==> flow/design.v <==
module tpumac
 #(parameter BITS_AB=8,
   parameter BITS_C=16)
  (
   input clk, rst_n, WrEn, en,
   input signed [BITS_AB-1:0] Ain,
   input signed [BITS_AB-1:0] Bin,
   input signed [BITS_C-1:0] Cin,
   output reg signed [BITS_AB-1:0] Aout,
   output reg signed [BITS_AB-1:0] Bout,
   output reg signed [BITS_C-1:0] Cout
  );
  reg signed [BITS_C-1:0] Mult;
  reg [BITS_C-1:0] Adder, CMux;
  assign Mult = Ain * Bin;
  assign Adder = Mult + Cout;
  assign CMux = WrEn ? Cin : Adder;
  always@(posedge clk, negedge rst_n) begin
	if (!rst_n) begin
		Aout <= '0;
		Bout <= '0;
		Cout <= '0;
	end
	else if (en) begin
		Aout <= Ain;
		Bout <= Bin;
		Cout <= CMux;
	end
  end
endmodule
clock: 4.1 ns
lec_check: 0
abc_area: 1
cap_margin: 20
core_margin: 2
core_utilization: 58
cts_cluster_diameter: 398
cts_cluster_size: 73
slew_margin: 20
run.sh (not shown) runs the stock make flow with config.mk's settings and CLKGATE_MAP_FILE=.
The baseline finished but fails on negative setup slack.
Next try:
- CORE_UTILIZATION: 58 -> 72
- CTS_CLUSTER_DIAMETER: 398 -> not set
- CTS_CLUSTER_SIZE: 73 -> 10
- SETUP_SLACK_MARGIN: not set -> 0.5
- clock period: 4.1 -> 1.79 ns (I/O delays scaled with it)
=> The new run stopped in 3_5_place_dp, error DPL-0033. Area after synthesis stays the same. Die area decreases by 19%. Synthesized cell count stays the same.
Next try:
- ABC_AREA: 1 -> not set
- CORE_UTILIZATION: 72 -> 65
- CTS_CLUSTER_DIAMETER: not set -> 27
- CTS_CLUSTER_SIZE: 10 -> not set
- SETUP_SLACK_MARGIN: 0.5 -> not set
- clock period: 1.79 -> 5.2 ns (I/O delays scaled with it)
Result: Now the flow ran to the end with no violations. Die size is higher by 3.5%. Synthesized area is lower by 6.4%. Synthesized cell count is lower by 28%.
Next try:
- CORE_UTILIZATION: 65 -> 40
- CTS_CLUSTER_DIAMETER: 27 -> 397
- CTS_CLUSTER_SIZE: not set -> 97
- SETUP_SLACK_MARGIN: not set -> -0.23
The new run completed and failed the layout checks on negative setup slack. Cell area rose by about 0.5%. Worst setup slack gets worse by 130 ps. Maximum frequency fell by 2.4%. Utilization fell by 33 points. Sequential share of layout area stays flat. Register-to-register slack gets worse by 50 ps. Routed wire length fell by about 5%. Clock-buffer cell count fell by 3.
Next try:
- CORE_MARGIN: 2 -> 10
- CTS_CLUSTER_DIAMETER: 397 -> not set
- CTS_CLUSTER_SIZE: 97 -> not set
- PLACE_DENSITY_LB_ADDON: not set -> 0.12
- SETUP_SLACK_MARGIN: -0.23 -> not set
Outcome: Now the flow produced a clean layout; via count is higher by 1.1%; wire length is higher by 8.2%; clock skew hardly moves; hold slack is about the same; core utilization is higher by 0.55 points; cell area is higher by 1.5%.
Next try:
- CORE_MARGIN: 10 -> 2
- PLACE_DENSITY_LB_ADDON: 0.12 -> not set
After rerunning: Final area went down slightly; non-clock buffer count shrinks by 4; synthesized area is unchanged; flip-flop count stays the same; via count falls slightly; worst hold slack hardly moves; sequential share of layout area stays flat; global-route usage goes up by 3.2 points; wire length falls by a little under a tenth.


// tpumac: RTL as listed in full above, without the edits since
make LEC_CHECK=0 ABC_AREA=1 CAP_MARGIN=20 CORE_MARGIN=2 CORE_UTILIZATION=58 CTS_CLUSTER_DIAMETER=398 CTS_CLUSTER_SIZE=73 HOLD_SLACK_MARGIN=0.29 SETUP_SLACK_MARGIN=0.59 SLEW_MARGIN=20 finish   # period 2.91 ns
The baseline finished but fails on negative setup slack.
Then changed:
Settings changed: ABC_AREA 1 to default, CORE_UTILIZATION 58 to 30, CTS_CLUSTER_DIAMETER 398 to 297, CTS_CLUSTER_SIZE 73 to default, HOLD_SLACK_MARGIN 0.29 to default, SETUP_SLACK_MARGIN 0.59 to default.
Clock period 2.91 ns to 3.67 ns, I/O delays scaled along.
After rerunning:
- The changed run completed and failed the layout checks on negative setup slack
- hold slack improved by 0.039 ns
- cell count shrinks by 8.6%
- non-clock buffer count is unchanged
- routed wire length went down by about 21%
- area after synthesis came out lower by 6.4%
Then changed:
Settings changed: CORE_UTILIZATION 30 to 40, CTS_CLUSTER_DIAMETER 297 to default.
Clock period 3.67 ns to 5.09 ns, I/O delays scaled along.
Outcome:
- The new run completed with no timing, DRC or antenna violations
- die area fell by a quarter to a third
- via count is lower by a few percent
- cell count came out lower by roughly a tenth
- core utilization rises by 9.6 points
- register-to-register slack improved by 1.4 ns


run A:
RTL: the design.v shown in full above, as it stands there.
clock: 4.95 ns
lec_check: 0
cap_margin: 20
core_margin: 2
core_utilization: 63
cts_cluster_diameter: 27
slew_margin: 20
[flow] run A | stages: complete | final checks: fail | reason: negative setup slack
## Diff of input files: run B against run A
-- flow/config.mk --
<<< run A, line 8
export CAP_MARGIN = 20
export CORE_MARGIN = 2
export CORE_UTILIZATION = 63
export CTS_CLUSTER_DIAMETER = 27
export SLEW_MARGIN = 20
>>> run B, line 8
export CAP_MARGIN = 20
export CORE_MARGIN = 2
export CORE_UTILIZATION = 72
export CTS_CLUSTER_DIAMETER = 43
export CTS_CLUSTER_SIZE = 25
export PLACE_DENSITY_LB_ADDON = 0.25
export SLEW_MARGIN = 20
Results
FAIL run B @ 4_1_cts: tool exited with error. Taking run A as the reference, in run B cell total after placement lower; proportion of register bits with asynchronous set or reset after synthesis roughly the same. As far as adder-cell area share of the yosys netlist goes, run A and run B are indistinguishable; the numbers are identical. Diff run B..run A | gate count of the mapped netlist | unchanged. The final reports for run B and run A show final weighted congestion of routability-driven global placement higher in the former. On total placed instance area, run B and run A are neck and neck. Measured against each other, run B and run A differ in number of core rows, the higher figure coming from run A. Total core area: lower on run B. Diff run A..run B | top-level I/O count | unchanged. Between run B and run A, it is run B whose die area is lower, by about 12%.


Setup of north:
Starts from the design.v that is shown in full above.
clock: 4.95 ns
lec_check: 0
abc_area: 1
cap_margin: 20
core_margin: 2
core_utilization: 68
cts_cluster_diameter: 27
cts_cluster_size: 74
slew_margin: 20
north never completed; the flow aborted with a tool error in global routing.
[inputs] south vs north
Settings: CTS_CLUSTER_SIZE changed from 74 to 97; CTS_CLUSTER_DIAMETER removed (was 27); CORE_UTILIZATION changed from 68 to 72; the clock period (ns, I/O delays scaled along) changed from 4.95 to 4.93.
--- outcome ---
- Each of north and south falls short of a clean finish.
- south did not make it past clock tree synthesis, where a tool error ended it.
- Stage in which a tool error killed north: global routing.
- Diff south..north | post-synthesis chip area from yosys | unchanged
- Diff north -> south: number of top-level pins about even, die size now sits lower, die boundary height dropped about 2.7%.
> inputs changed (south -> east)
Settings: ABC_AREA removed (was 1); CTS_CLUSTER_SIZE removed (was 97); CORE_UTILIZATION changed from 72 to 64; CTS_CLUSTER_DIAMETER newly set to 43; the clock period (ns, I/O delays scaled along) changed from 4.93 to 4.95.
--- outcome ---
- FAIL for each of south and east
- south: DPL-0033 in clock tree synthesis -> run aborted
- east vs south: minimum setup slack after placement up in east
- Cmp south and east / initial core utilization / higher: south
- Adder and majority gate portion of the synthesized area, south and east, higher one = east.
- Xor/xnor cell area share of the yosys netlist in east is 2.6 points higher than in south
- Relative to south, post-synthesis cell type count increased by about 3% in east.
- In east relative to south, placed cell count had gone down by more than 10%.
- Die extent in y: east > south
- Against south as the reference, east delivers a lower total cells reported by yosys after synthesis.
- south has higher synthesized net count than east.
- When east is measured against south, its synthesized instance count turns out 159 lower.
- Area after synthesis shrinks by a few percent when moving from south to east.


Starts from the design.v that is shown in full above.
clock: 5.2 ns
lec_check: 0
cap_margin: 20
core_margin: 2
core_utilization: 40
place_density_lb_addon: 0.09
setup_slack_margin: -0.24
slew_margin: 20
tns_end_percent: 5
The baseline completed and failed the layout checks on setup timing.
Change:
Settings changed: CORE_UTILIZATION 40 to 62, PLACE_DENSITY_LB_ADDON 0.09 to 0.12, SETUP_SLACK_MARGIN -0.24 to -0.26, TNS_END_PERCENT 5 to not set.
The changed run ran to the end with violations: setup timing.
Final cell count goes down by 8.6%.
Via count goes up by 2.8%.
Hold slack degrades by 0.0035 ns.
Clock-buffer cell count goes up by 2.
Global-route usage goes up by 10 points.
Register-to-register slack is about the same.
Core utilization goes up by 31 points.
Non-clock buffer count goes up by 1.
Wire length goes up by 0.87%.


RTL: the design.v shown in full above, as it stands there.
clock: 4.95 ns
lec_check: 0
cap_margin: 20
core_margin: 2
core_utilization: 72
cts_cluster_diameter: 27
cts_cluster_size: 25
place_density_lb_addon: 0.27
slew_margin: 20
The starting point did not get past clock tree synthesis (4_1_cts) with DPL-0038.
Edit:
- CORE_UTILIZATION: 72 -> 70
- CTS_CLUSTER_DIAMETER: 27 -> 43
- PLACE_DENSITY_LB_ADDON: 0.27 -> 0.26
With this change the flow stopped in global routing (5_1_grt). Synthesized cell count stays the same. Area after synthesis stays the same. Die size is higher by a few percent.
Edit:
- CORE_UTILIZATION: 70 -> 72
- CTS_CLUSTER_DIAMETER: 43 -> 27
- CTS_CLUSTER_SIZE: 25 -> not set
- PLACE_DENSITY_LB_ADDON: 0.26 -> 0.24
- TNS_END_PERCENT: not set -> 5
With this change the flow failed in clock tree synthesis (4_1_cts) (DPL-0038).
Die area goes down by 2.6%.
Synthesized cell count does not change.
Synthesized area stays the same.
Edit:
- PLACE_DENSITY_LB_ADDON: 0.24 -> 0.27
- clock period: 4.95 -> 5.2 ns (I/O delays scaled with it)
- This time the run aborted during global routing (5_1_grt) with GRT-0116
- synthesized cell count stays the same
- die area does not change
- area after synthesis stays the same
Edit:
- ABC_AREA: not set -> 1
- CORE_UTILIZATION: 72 -> 40
- CTS_CLUSTER_DIAMETER: 27 -> not set
- GPL_ROUTABILITY_DRIVEN: not set -> 0
- PLACE_DENSITY_LB_ADDON: 0.27 -> not set
- TNS_END_PERCENT: 5 -> 65
Result:
- This time the run ran to the end with no violations
- die size climbs by 87%
- synthesized cell count climbs by 39%
- area after synthesis climbs by 6.9%


RTL: the design.v shown in full above, as it stands there.
clock: 5.2 ns
lec_check: 0
cap_margin: 20
core_margin: 2
core_utilization: 72
cts_cluster_diameter: 27
cts_cluster_size: 25
place_density_lb_addon: 0.27
slew_margin: 20
The starting point did not get past 5_1_grt (GRT-0116).
Next try:
--- a/flow/config.mk
+++ b/flow/config.mk
@@ -10,4 +10,3 @@
-export CORE_UTILIZATION = 72
-export CTS_CLUSTER_DIAMETER = 27
-export CTS_CLUSTER_SIZE = 25
-export PLACE_DENSITY_LB_ADDON = 0.27
+export CORE_UTILIZATION = 64
+export CTS_CLUSTER_DIAMETER = 38
+export HOLD_SLACK_MARGIN = -0.08
Now the flow completed with no timing, DRC or antenna violations.
Die area came out higher by roughly a tenth.
Synthesized cell count is unchanged.
Synthesized area does not change.


## build 52
// tpumac: RTL as listed in full above, without the edits since
make LEC_CHECK=0 ABC_AREA=1 CAP_MARGIN=20 CORE_MARGIN=2 CORE_UTILIZATION=72 CTS_CLUSTER_DIAMETER=27 PLACE_DENSITY_LB_ADDON=0.19 SLEW_MARGIN=20 finish   # period 4.95 ns
Build 52 did not finish: a tool error stopped it during clock tree synthesis.
[inputs] build 18 vs build 52
# build 52
export LEC_CHECK = 0
export ABC_AREA = 1
export CAP_MARGIN = 20
export CORE_MARGIN = 2
export CORE_UTILIZATION = 72
export CTS_CLUSTER_DIAMETER = 27
export PLACE_DENSITY_LB_ADDON = 0.19
export SLEW_MARGIN = 20
create_clock -name core_clock -period 4.95 [get_ports {clk}]
# build 18
export LEC_CHECK = 0
export CAP_MARGIN = 20
export CORE_MARGIN = 2
export CORE_UTILIZATION = 72
export CTS_CLUSTER_DIAMETER = 27
export CTS_CLUSTER_SIZE = 25
export PLACE_DENSITY_LB_ADDON = 0.25
export SLEW_MARGIN = 20
create_clock -name core_clock -period 5.2 [get_ports {clk}]
### Flow results
Build 18 did not finish: a tool error stopped it during clock tree synthesis. Measured against build 52, the mean cell area of the mapped netlist of build 18 comes out at 1.3 times the reference value. Build 18 against build 52: instance area at placement shrank by 290 sq um; setup slack at placement shrank by 0.11 ns; yosys-reported design area after synthesis shrank by about 6.4%; vertical die size shrank by about 3%; area after synthesis shrank by 290 sq um. Of build 52 and build 18, build 52 shows the higher number of placed instances, taps included, with build 18 below it.
> inputs changed (build 18 -> build 77)
# build 18
export LEC_CHECK = 0
export CAP_MARGIN = 20
export CORE_MARGIN = 2
export CORE_UTILIZATION = 72
export CTS_CLUSTER_DIAMETER = 27
export CTS_CLUSTER_SIZE = 25
export PLACE_DENSITY_LB_ADDON = 0.25
export SLEW_MARGIN = 20
create_clock -name core_clock -period 5.2 [get_ports {clk}]
# build 77
export LEC_CHECK = 0
export CAP_MARGIN = 0
export CORE_MARGIN = 2
export CORE_UTILIZATION = 70
export CTS_CLUSTER_DIAMETER = 27
export CTS_CLUSTER_SIZE = 37
export SLEW_MARGIN = 20
create_clock -name core_clock -period 5.2 [get_ports {clk}]
Results
Of build 77 and build 18, not a single run came through the flow clean. Build 18: DPL-0033 in clock tree synthesis -> run aborted. Build 77: complete, dirty (setup timing). Against build 18, placeable core area in build 77 came out worse. As far as placement-stage cell area is concerned, build 18 and build 77 perform about the same. Build 18 -> build 77: final RePlAce weighted congestion decreased by a few percent. As far as post-synthesis chip area from yosys goes, build 18 and build 77 are indistinguishable; the numbers are identical.


v2:
Starts from the design.v that is shown in full above.
clock: 1.79 ns
lec_check: 0
abc_area: 1
cap_margin: 20
core_aspect_ratio: 1.58
core_margin: 2
core_utilization: 72
cts_cluster_diameter: 396
cts_cluster_size: 96
place_density: 0.35
setup_slack_margin: 0.53
slew_margin: 20
tns_end_percent: 10
v2 | ERROR | clock tree synthesis (4_1_cts)
## Diff of input files: v56 against v2
# v2
export LEC_CHECK = 0
export ABC_AREA = 1
export CAP_MARGIN = 20
export CORE_ASPECT_RATIO = 1.58
export CORE_MARGIN = 2
export CORE_UTILIZATION = 72
export CTS_CLUSTER_DIAMETER = 396
export CTS_CLUSTER_SIZE = 96
export PLACE_DENSITY = 0.35
export SETUP_SLACK_MARGIN = 0.53
export SLEW_MARGIN = 20
export TNS_END_PERCENT = 10
create_clock -name core_clock -period 1.79 [get_ports {clk}]
# v56
export LEC_CHECK = 0
export CAP_MARGIN = 20
export CORE_MARGIN = 2
export CORE_UTILIZATION = 72
export PLACE_DENSITY_LB_ADDON = 0.24
export SETUP_SLACK_MARGIN = -0.41
export SLEW_MARGIN = 20
create_clock -name core_clock -period 4.46 [get_ports {clk}]
Findings:
v56 never completed, since it errored out during clock tree synthesis (4_1_cts). Delta (v56 minus v2): number of nets at floorplan lower, post-synthesis xor/xnor area fraction higher, post-synthesis sequential area ratio higher. Chip area line of the yosys report, v56 vs v2: down by a few percent. v56 vs v2: width of the die up in v56. v56: placer's final routability congestion estimate about 14% below v2. Area fraction in full adders, half adders and majority gates: v56 > v2. As of v56, post-synthesis cell area had fallen by a few percent compared to v2. The instance area at placement in v56 is 0.921 times that in v2.
> inputs changed (v56 -> v6)
# v56
export LEC_CHECK = 0
export CAP_MARGIN = 20
export CORE_MARGIN = 2
export CORE_UTILIZATION = 72
export PLACE_DENSITY_LB_ADDON = 0.24
export SETUP_SLACK_MARGIN = -0.41
export SLEW_MARGIN = 20
create_clock -name core_clock -period 4.46 [get_ports {clk}]
# v6
export LEC_CHECK = 0
export CAP_MARGIN = 20
export CORE_MARGIN = 2
export CORE_UTILIZATION = 72
export PLACE_DENSITY_LB_ADDON = 0.24
export SETUP_SLACK_MARGIN = -0.26
export SLEW_MARGIN = 20
create_clock -name core_clock -period 4.46 [get_ports {clk}]
[summary]
v6: DPL-0038 in clock tree synthesis (4_1_cts) -> run aborted
Post-placement setup slack was higher in v56 than in v6.
Comparing v56 against v6, there is no change at all in xor-xnor portion of the synthesized cell area.
v6 vs. v56: post-placement cell area closely matched the old numbers, yosys-reported design area after synthesis held steady, portion of the post-synthesis area used by sequential elements essentially unchanged.
The inputs of v17 differ from those of v6 as listed below.
# v6
export LEC_CHECK = 0
export CAP_MARGIN = 20
export CORE_MARGIN = 2
export CORE_UTILIZATION = 72
export PLACE_DENSITY_LB_ADDON = 0.24
export SETUP_SLACK_MARGIN = -0.26
export SLEW_MARGIN = 20
create_clock -name core_clock -period 4.46 [get_ports {clk}]
# v17
export LEC_CHECK = 0
export CAP_MARGIN = 20
export CORE_MARGIN = 2
export CORE_UTILIZATION = 40
export PLACE_DENSITY = 0.95
export SETUP_SLACK_MARGIN = -0.26
export SLEW_MARGIN = 20
export TNS_END_PERCENT = 10
create_clock -name core_clock -period 5.2 [get_ports {clk}]
### Flow results
- v17 -> v6: number of synthesized register bits flat
- Compared with v6, v17 shows a lower effective utilization at floorplan.
- Of v6 and v17, not a single run came through the flow clean.
- v6: it failed with a tool error in clock tree synthesis (4_1_cts), so there are no final results.
- Full die area delta for v17 relative to v6: 75% higher
- Taking v17 over v6, the global placer's final weighted congestion ratio works out to 0.947.
- On number of nets in the synthesized netlist, v6 tracks v17 almost exactly.
- Relative to v6, the floorplan row count of v17 is higher by 10.
- The run showing the greater core box area is v17.
- Comparing v6 against v17, there is no change at all in xor and xnor fraction of the mapped netlist area.
- Synthesized cell count: v17 vs v6 identical
- v17 vs v6 on cell area after placement: v17 is the higher one.
